==> inputs of build 81 <==
==> flow/design.v <==
module interpolation (
    input           clk,
    input           RST,
    input           START,
    input   [5:0]   H0,
    input   [5:0]   V0,
    input   [3:0]   SW,
    input   [3:0]   SH,
    output          REN,
    input   [7:0]   R_DATA,
    output  [11:0]  ADDR,
    output  [7:0]   O_DATA,
    output          O_VALID
);
reg [5:0] reg_H0, reg_H0_next;
reg [5:0] reg_V0, reg_V0_next;
reg [3:0] reg_SW, reg_SW_next;
reg [3:0] reg_SH, reg_SH_next;
reg [11:0] reg_ADDR, reg_ADDR_next;
reg        output_valid, output_valid_next;  
reg        done, done_next;  
assign ADDR = reg_ADDR;
assign REN = 1'b0;
assign O_VALID = output_valid;
reg [9:0] width_sum, width_sum_next;
reg [9:0] height_sum, height_sum_next;
wire [5:0] X_lower, X_upper, Y_lower, Y_upper;
reg [5:0] last_y_row, last_y_row_next;  
reg x_divide, y_divide, x_divide_next, y_divide_next;
assign X_lower = width_sum[9:4];
assign X_upper = x_divide_next ? width_sum[9:4] : width_sum[9:4] + 1;
assign Y_lower = height_sum[9:4];
assign Y_upper = y_divide_next ? height_sum[9:4] : height_sum[9:4] + 1;
wire [5:0] next_X_lower, next_X_upper, next_Y_lower, next_Y_upper;
assign next_X_lower = width_sum_next[9:4];
assign next_X_upper = (width_sum_next[3:0] == 0) ? width_sum_next[9:4] : width_sum_next[9:4] + 1;
assign next_Y_lower = height_sum_next[9:4];
assign next_Y_upper = (height_sum_next[3:0] == 0) ? height_sum_next[9:4] : height_sum_next[9:4] + 1;
reg [3:0] x_ratio, x_ratio_next;  
reg [3:0] y_ratio, y_ratio_next;  
wire [7:0] left_margin, right_margin;
reg [7:0] data_y_lower [0:1];
reg [7:0] data_y_lower_next [0:1];
reg [7:0] data_y_upper [0:1];
reg [7:0] data_y_upper_next [0:1];
reg [4:0] count_cycle, count_cycle_next;
reg [1:0] pre_pre_state, pre_state, state, state_next;
wire pre_pre_state_is_11, pre_pre_state_is_10, pre_pre_state_is_01, pre_pre_state_is_00;
assign pre_pre_state_is_11 = pre_pre_state[1] & pre_pre_state[1];
assign pre_pre_state_is_00 = ~pre_pre_state[1] & ~pre_pre_state[0];
wire [5:0] x_ADDR, y_ADDR;
assign x_ADDR = state[1] ? X_upper : X_lower;
assign y_ADDR = state[0] ? Y_upper : Y_lower;
    Cal_Interpolation cal_inter_left (
        .DATA_1(data_y_lower[0]),
        .DATA_2(data_y_upper[0]),
        .ratio(y_ratio),
        .Out_DATA(left_margin)
    );
    Cal_Interpolation cal_inter_right (
        .DATA_1(data_y_lower[1]),
        .DATA_2(data_y_upper[1]),
        .ratio(y_ratio),
        .Out_DATA(right_margin)
    );
    Cal_Interpolation cal_inter (
        .DATA_1(left_margin),
        .DATA_2(right_margin),
        .ratio(x_ratio),
        .Out_DATA(O_DATA)
    );
always @(*)begin
    count_cycle_next = count_cycle;
    case(state)
        2'b00: begin
            if(y_divide_next | x_divide_next) begin
                state_next = 2'b11;
            end
            else begin
                state_next = 2'b01;
            end
        end
        2'b01: begin
            state_next = 2'b10;
        end
        2'b10: begin
            state_next = 2'b11;
        end
        2'b11: begin
            count_cycle_next = (count_cycle == 5'd16) ? 0 : count_cycle + 1;
            if(X_lower == next_X_lower && Y_upper == next_Y_upper) begin
                state_next = (X_upper == next_X_upper) ? 2'b11 : 2'b01;
            end
            else if(X_upper == next_X_lower) begin
                state_next = 2'b10;
            end
            else begin
                state_next = 2'b00;
            end
        end
    endcase
end
always @(*)begin
    reg_ADDR_next[5:0] = x_ADDR + reg_H0;
    reg_ADDR_next[11:6] = y_ADDR + reg_V0;
    output_valid_next = pre_state[1] & pre_state[0];
end
always @(*)begin
    case(pre_state)
        2'b00: begin
            data_y_lower_next[0] = R_DATA;
            data_y_lower_next[1] = x_divide ? R_DATA : data_y_lower[1];
            data_y_upper_next[0] = y_divide ? R_DATA : data_y_upper[0];
            data_y_upper_next[1] = data_y_upper[1];
        end
        2'b01: begin
            data_y_upper_next[0] = R_DATA;
            data_y_lower_next[0] = data_y_lower[0];
            data_y_lower_next[1] = data_y_lower[1];
            data_y_upper_next[1] = data_y_upper[1];
        end
        2'b10: begin
            data_y_lower_next[1] = R_DATA;
            data_y_lower_next[0] = pre_pre_state_is_11 ? data_y_lower[1] : data_y_lower[0];  
            data_y_upper_next[0] = pre_pre_state_is_11 ? data_y_upper[1] : data_y_upper[0];
            data_y_upper_next[1] = data_y_upper[1];
        end
        2'b11: begin
            data_y_upper_next[1] = R_DATA;
            data_y_lower_next[1] = y_divide ? R_DATA : data_y_lower[1];
            data_y_upper_next[0] = x_divide ? R_DATA : data_y_upper[0];
            data_y_lower_next[0] = y_divide ? data_y_upper[0] :
                                    x_divide ? data_y_lower[1] : data_y_lower[0];
        end
    endcase
end
always @(*)begin
    if(START) begin
        reg_H0_next = H0;
        reg_V0_next = V0;
        reg_SW_next = SW - 1;
        reg_SH_next = SH - 1;
    end
    else begin
        reg_H0_next = reg_H0;
        reg_V0_next = reg_V0;
        reg_SW_next = reg_SW;
        reg_SH_next = reg_SH;
    end
end
always @(*)begin
    if(state == 2'b11) begin
        if(count_cycle == 5'd16) begin
            width_sum_next = 0;
            height_sum_next = height_sum + reg_SH;
        end
        else begin
            width_sum_next = width_sum + reg_SW;
            height_sum_next = height_sum;
        end
    end
    else begin
        width_sum_next = width_sum;
        height_sum_next = height_sum;
    end
    x_divide_next = (width_sum[3:0] == 0);
    y_divide_next = (height_sum[3:0] == 0);
    x_ratio_next = width_sum[3:0];
    y_ratio_next = height_sum[3:0];
    if(height_sum[9:4] == reg_V0_next) begin
        done_next = 0;
    end
    else begin
        done_next = 1;
    end
end
always @(negedge clk) begin
    reg_ADDR <= reg_ADDR_next;
    data_y_lower[0] <= data_y_lower_next[0];
    data_y_lower[1] <= data_y_lower_next[1];
    data_y_upper[0] <= data_y_upper_next[0];
    data_y_upper[1] <= data_y_upper_next[1];
    output_valid <= output_valid_next;
end
always @(posedge clk) begin
    if(RST | START) begin
        width_sum <= 0;
        height_sum <= 0;
        state <= 2'b00;
        pre_state <= 2'b00;
        pre_pre_state <= 2'b00;
        x_divide <= 0;
        y_divide <= 0;
        x_ratio <= 0;
        y_ratio <= 0;
        done <= 1;
        count_cycle <= 0;
    end
    else begin
        width_sum <= width_sum_next;
        height_sum <= height_sum_next;
        state <= state_next;
        pre_state <= state;
        pre_pre_state <= pre_state;
        x_divide <= x_divide_next;
        y_divide <= y_divide_next;
        x_ratio <= x_ratio_next;
        y_ratio <= y_ratio_next;
        done <= done_next;
        count_cycle <= count_cycle_next;
    end
    reg_H0 <= reg_H0_next;
    reg_V0 <= reg_V0_next;
    reg_SW <= reg_SW_next;
    reg_SH <= reg_SH_next;
end
endmodule
module Cal_Interpolation (
    input   [7:0]   DATA_1,
    input   [7:0]   DATA_2,
    input   [3:0]   ratio,
    output  [7:0]   Out_DATA
);
    reg [3:0] flip_ratio;
    wire [7:0] d1_3, d1_2, d1_1, d1_0, d2_3, d2_2, d2_1, d2_0;
    wire [11:0] output_inter;
    assign d1_3 = {8{flip_ratio[3]}} & DATA_1;
    assign d1_2 = {8{flip_ratio[2]}} & DATA_1;
    assign d1_1 = {8{flip_ratio[1]}} & DATA_1;
    assign d1_0 = {8{flip_ratio[0]}} & DATA_1;
    assign d2_3 = {8{ratio[3]}} & DATA_2;
    assign d2_2 = {8{ratio[2]}} & DATA_2;
    assign d2_1 = {8{ratio[1]}} & DATA_2;
    assign d2_0 = {8{ratio[0]}} & DATA_2;
    assign output_inter = {d1_3, 3'b000} + {d1_2, 2'b00} + {d1_1, 1'b0} + d1_0 
                        + {d2_3, 3'b000} + {d2_2, 2'b00} + {d2_1, 1'b0} + d2_0 ;
    assign Out_DATA = (ratio == 4'b0000) ? DATA_1 : output_inter[11:4];
    always @(*)begin
        flip_ratio = ~ratio[3:0] + 1;
    end
endmodule
==> flow/run.sh <==
#!/bin/bash
# the make line also repeats each setting of config.mk as NAME=value (left out here)
make -C /OpenROAD-flow-scripts/flow DESIGN_CONFIG=/design/flow/config.mk WORK_HOME=/design/flow/orfs CLKGATE_MAP_FILE= finish
==> flow/config.mk <==
export PLATFORM = sky130hd
export DESIGN_NAME = interpolation
export DESIGN_NICKNAME = interpolation
export VERILOG_FILES = /design/flow/design.v
export SDC_FILE = /design/flow/constraint.sdc
export NUM_CORES = 4
export LEC_CHECK = 0
export ABC_AREA = 0
export CAP_MARGIN = 20
export CORE_ASPECT_RATIO = 0.5
export CORE_MARGIN = 2
export CORE_UTILIZATION = 60
export CTS_CLUSTER_DIAMETER = 223
export CTS_CLUSTER_SIZE = 99
export SETUP_SLACK_MARGIN = 2.88
export SLEW_MARGIN = 20
export TNS_END_PERCENT = 5
==> flow/constraint.sdc <==
create_clock -name core_clock -period 32.0 [get_ports {clk}]
set_input_delay 6.4000 -clock core_clock [delete_from_list [all_inputs] [get_ports {clk}]]
set_output_delay 6.4000 -clock core_clock [all_outputs]
set_load 0.01 [all_outputs]
==> build 54: changes against build 81 <==
==> flow/config.mk (replaced) <==
export PLATFORM = sky130hd
export DESIGN_NAME = interpolation
export DESIGN_NICKNAME = interpolation
export VERILOG_FILES = /design/flow/design.v
export SDC_FILE = /design/flow/constraint.sdc
export NUM_CORES = 4
export LEC_CHECK = 0
export CAP_MARGIN = 5
export CORE_MARGIN = 2
export CORE_UTILIZATION = 72
export CTS_CLUSTER_DIAMETER = 306
export CTS_CLUSTER_SIZE = 97
export SLEW_MARGIN = 20
==> flow/constraint.sdc (replaced) <==
create_clock -name core_clock -period 14.0 [get_ports {clk}]
set_input_delay 2.8000 -clock core_clock [delete_from_list [all_inputs] [get_ports {clk}]]
set_output_delay 2.8000 -clock core_clock [all_outputs]
set_load 0.01 [all_outputs]
==> trial 76: changes against build 81 <==
==> flow/config.mk (replaced) <==
export PLATFORM = sky130hd
export DESIGN_NAME = interpolation
export DESIGN_NICKNAME = interpolation
export VERILOG_FILES = /design/flow/design.v
export SDC_FILE = /design/flow/constraint.sdc
export NUM_CORES = 4
export LEC_CHECK = 0
export ABC_AREA = 1
export CAP_MARGIN = 20
export CORE_MARGIN = 2
export CORE_UTILIZATION = 72
export CTS_CLUSTER_SIZE = 81
export PLACE_DENSITY = 0.67
export SETUP_SLACK_MARGIN = -0.34
export SLEW_MARGIN = 20
==> flow/constraint.sdc (replaced) <==
create_clock -name core_clock -period 17.9 [get_ports {clk}]
set_input_delay 3.5800 -clock core_clock [delete_from_list [all_inputs] [get_ports {clk}]]
set_output_delay 3.5800 -clock core_clock [all_outputs]
set_load 0.01 [all_outputs]
==> build 74: changes against build 81 <==
==> flow/config.mk (replaced) <==
export PLATFORM = sky130hd
export DESIGN_NAME = interpolation
export DESIGN_NICKNAME = interpolation
export VERILOG_FILES = /design/flow/design.v
export SDC_FILE = /design/flow/constraint.sdc
export NUM_CORES = 4
export LEC_CHECK = 0
export CAP_MARGIN = 20
export CORE_MARGIN = 2
export CORE_UTILIZATION = 40
export SLEW_MARGIN = 20
==> flow/constraint.sdc (replaced) <==
create_clock -name core_clock -period 42.4 [get_ports {clk}]
set_input_delay 8.4800 -clock core_clock [delete_from_list [all_inputs] [get_ports {clk}]]
set_output_delay 8.4800 -clock core_clock [all_outputs]
set_load 0.01 [all_outputs]
==> impl_metrics.csv <==
group,metric,value,unit
final_timing,report.final.setup_viol,8,
logic_synthesis,fp_nets,1592,
logic_synthesis,synth_area,10800,um^2
outcome,status,"complete, but fails checks",
cts,insertion_delay,0.46,ns
final_timing,fin_ws,-3.47,ns
pwr,p_leak,6.72,nW
floorplanning,well_tap_count,184,
outcome,so_faults,"setup timing",
# the run above: trial 76

==> impl_metrics.csv <==
group,metric,value,unit
floorplanning,well_tap_count,184,
pwr,p_leak,5.87,nW
final_timing,fin_ws,-4.26,ns
logic_synthesis,synth_area,10600,um^2
final_timing,report.final.setup_viol,8,
outcome,status,"complete, but fails checks",
outcome,so_faults,"setup timing",
# the run above: build 54

==> impl_metrics.csv <==
group,metric,value,unit
cells_and_area,seq-cell-share,0.213,
cells_and_area,clk_share,0.0383,
logic_synthesis,synth_area,10600,um^2
floorplanning,well_tap_count,234,
final_timing,fin_ws,1.21,ns
hold_path,min_to,"count_cycle[1]",
worst_setup_path,cp-start-kind,"flip-flop",
outcome,status,"no timing/DRC/antenna violations",
final_timing,report.final.setup_viol,0,
grt,grt_pass1_wl,40700,um
routing,wl,24100,um
# the run above: build 81

==> impl_metrics.csv <==
group,metric,value,unit
outcome,status,"no timing/DRC/antenna violations",
pwr,p_leak,5.40,nW
worst_setup_path,critPathMaxStageDelay,0.59,ns
final_timing,fin_ws,3.28,ns
cts,insertion_delay,0.43,ns
grt,use_met2,0.298,
final_timing,report.final.setup_viol,0,
logic_synthesis,fp_nets,1358,
cells_and_area,fin_nets,1425,
routing,wl,22400,um
final_timing,worst_pin_slew,1.05,ns
# the run above: build 74


* * *

==> run a: inputs <==
// interpolation: RTL as listed in full above, without the edits since
export LEC_CHECK = 0
export ABC_AREA = 1
export CAP_MARGIN = 20
export CORE_MARGIN = 2
export CORE_UTILIZATION = 70
export CTS_CLUSTER_DIAMETER = 42
export SETUP_SLACK_MARGIN = 4.37
export SLEW_MARGIN = 20
export TNS_END_PERCENT = 40
create_clock -name core_clock -period 17.8 [get_ports {clk}]
run.sh (not shown) runs the stock make flow with config.mk's settings and CLKGATE_MAP_FILE=.
==> run b (differences from run a) <==
- ABC_AREA: 1 -> default
- CORE_UTILIZATION: 70 -> 40
- CTS_CLUSTER_DIAMETER: 42 -> default
- SETUP_SLACK_MARGIN: 4.37 -> default
- TNS_END_PERCENT: 40 -> default
==> flow/constraint.sdc (replaced) <==
create_clock -name core_clock -period 32.0 [get_ports {clk}]
set_input_delay 6.4000 -clock core_clock [delete_from_list [all_inputs] [get_ports {clk}]]
set_output_delay 6.4000 -clock core_clock [all_outputs]
set_load 0.01 [all_outputs]
==> flow_summary.json <==
{
  "avgViaCountPerCell": 5.41,
  "ys_seq_share_pct": 24.2,
  "routedWlPerCell_um": 14.7,
  "finalSetupViolations": 8,
  "status": "finished with violations",
  "muxShareOfSynthArea_pct": 0.819,
  "so.violations": "setup timing",
  "layout_setup_ws_ns": -3.12,
  "path_buffers": 12,
  "fin_nets": 1764,
  "nNonClkBuffers": 147
}
the above is filed under run a

==> flow_summary.json <==
{
  "ys_sh_xor_pct": 6.45,
  "ys_seq_share_pct": 24.8,
  "routedWlPerCell_um": 14.6,
  "status": "no timing/DRC/antenna violations",
  "layout_setup_ws_ns": 0.565,
  "nNonClkBuffers": 60,
  "core_um2": 26100,
  "finalSetupViolations": 0,
  "muxShareOfSynthArea_pct": 2.78,
  "path_buffers": 6
}
the above is filed under run b


* * *

==> garnet <==
// interpolation: RTL as listed in full above, without the edits since
Settings: LEC_CHECK=0, ABC_AREA=1, CAP_MARGIN=20, CORE_ASPECT_RATIO=0.5, CORE_MARGIN=2, CORE_UTILIZATION=72, CTS_CLUSTER_DIAMETER=306, CTS_CLUSTER_SIZE=96, PLACE_DENSITY=0.41, SETUP_SLACK_MARGIN=4.24, SLEW_MARGIN=20, TNS_END_PERCENT=15; clock period 17.5 ns.
==> inputs of maple, as changes to garnet <==
Settings changed: ABC_AREA 1 to unset, CORE_ASPECT_RATIO 0.5 to unset, CORE_UTILIZATION 72 to 60, CTS_CLUSTER_SIZE 96 to 97, PLACE_DENSITY 0.41 to unset, SETUP_SLACK_MARGIN 4.24 to unset, TNS_END_PERCENT 15 to unset.
==> flow/constraint.sdc (replaced) <==
create_clock -name core_clock -period 25.0 [get_ports {clk}]
set_input_delay 5.0000 -clock core_clock [delete_from_list [all_inputs] [get_ports {clk}]]
set_output_delay 5.0000 -clock core_clock [all_outputs]
set_load 0.01 [all_outputs]
==> inputs of amber, as changes to garnet <==
Settings changed: CORE_ASPECT_RATIO 0.5 to unset, CORE_UTILIZATION 72 to 60, CTS_CLUSTER_SIZE 96 to 97, SETUP_SLACK_MARGIN 4.24 to unset, TNS_END_PERCENT 15 to unset.
==> flow/constraint.sdc (replaced) <==
create_clock -name core_clock -period 14.0 [get_ports {clk}]
set_input_delay 2.8000 -clock core_clock [delete_from_list [all_inputs] [get_ports {clk}]]
set_output_delay 2.8000 -clock core_clock [all_outputs]
set_load 0.01 [all_outputs]
==> summary of the runs <==
- Between garnet and amber, the lower critical path depth is in garnet (gap 1).
- Against garnet, the sequential share of layout area of amber is lower by 0.15 points.
- Total power: amber > garnet > maple.
- The highest final cell count belongs to amber, the lowest to maple.
- The lowest global-route usage belongs to maple, the highest to garnet.
- Between maple and garnet, the lower count of clock-buffer cells in the layout is in maple (gap 1).
- garnet ran to the end with violations: setup timing. amber finished but failed the layout checks on setup timing. maple produced a layout that fails on setup timing.
- Worst setup slack: maple > garnet > amber.
- First-iteration DRC count: garnet > amber > maple.
==> figures <==
item	garnet	maple	amber
NetSw	198 µW	128 µW	241 µW
Final-layout non-clock buffer area share	0.0929	0.0885	0.0964
Stages on the worst setup path	42	34	43
Outcome	complete, but fails checks	complete, but fails checks	complete, but fails checks
Reasons for failing layout checks	setup timing	setup timing	setup timing
Vias per inst	5.93	5.31	5.05
Power share of the clock group	0.434	0.414	0.401
Power per cell area	51.4 mW/mm²	34.1 mW/mm²	60.2 mW/mm²
Post-route worst setup slack	-3.58 ns	-0.747 ns	-4.12 ns
Fraction of met3 tracks used by global routing	0.0795	0.0363	0.0416
IR drop worst, VDD	0.0000592 V	0.0000531 V	0.0000734 V
Core utilization of the finished layout	0.888	0.727	0.732
Via count of the first global-routing pass	10400	8246	9221
Portion of netlist area occupied by mux cells	0.00819	0.0278	0.00819
Avg Inst Size Synth	7.94 µm²	9.35 µm²	7.94 µm²
Clk latency of the worst-skew pair	0.47 ns	0.43 ns	0.43 ns
Worst endpoint data arrival time	17.58 ns	20.75 ns	15.32 ns
Compound-Gate Fraction of Synth Area	0.0544	0.0845	0.0544
Power figures rest on the tool's default switching activity, not on a simulated workload.
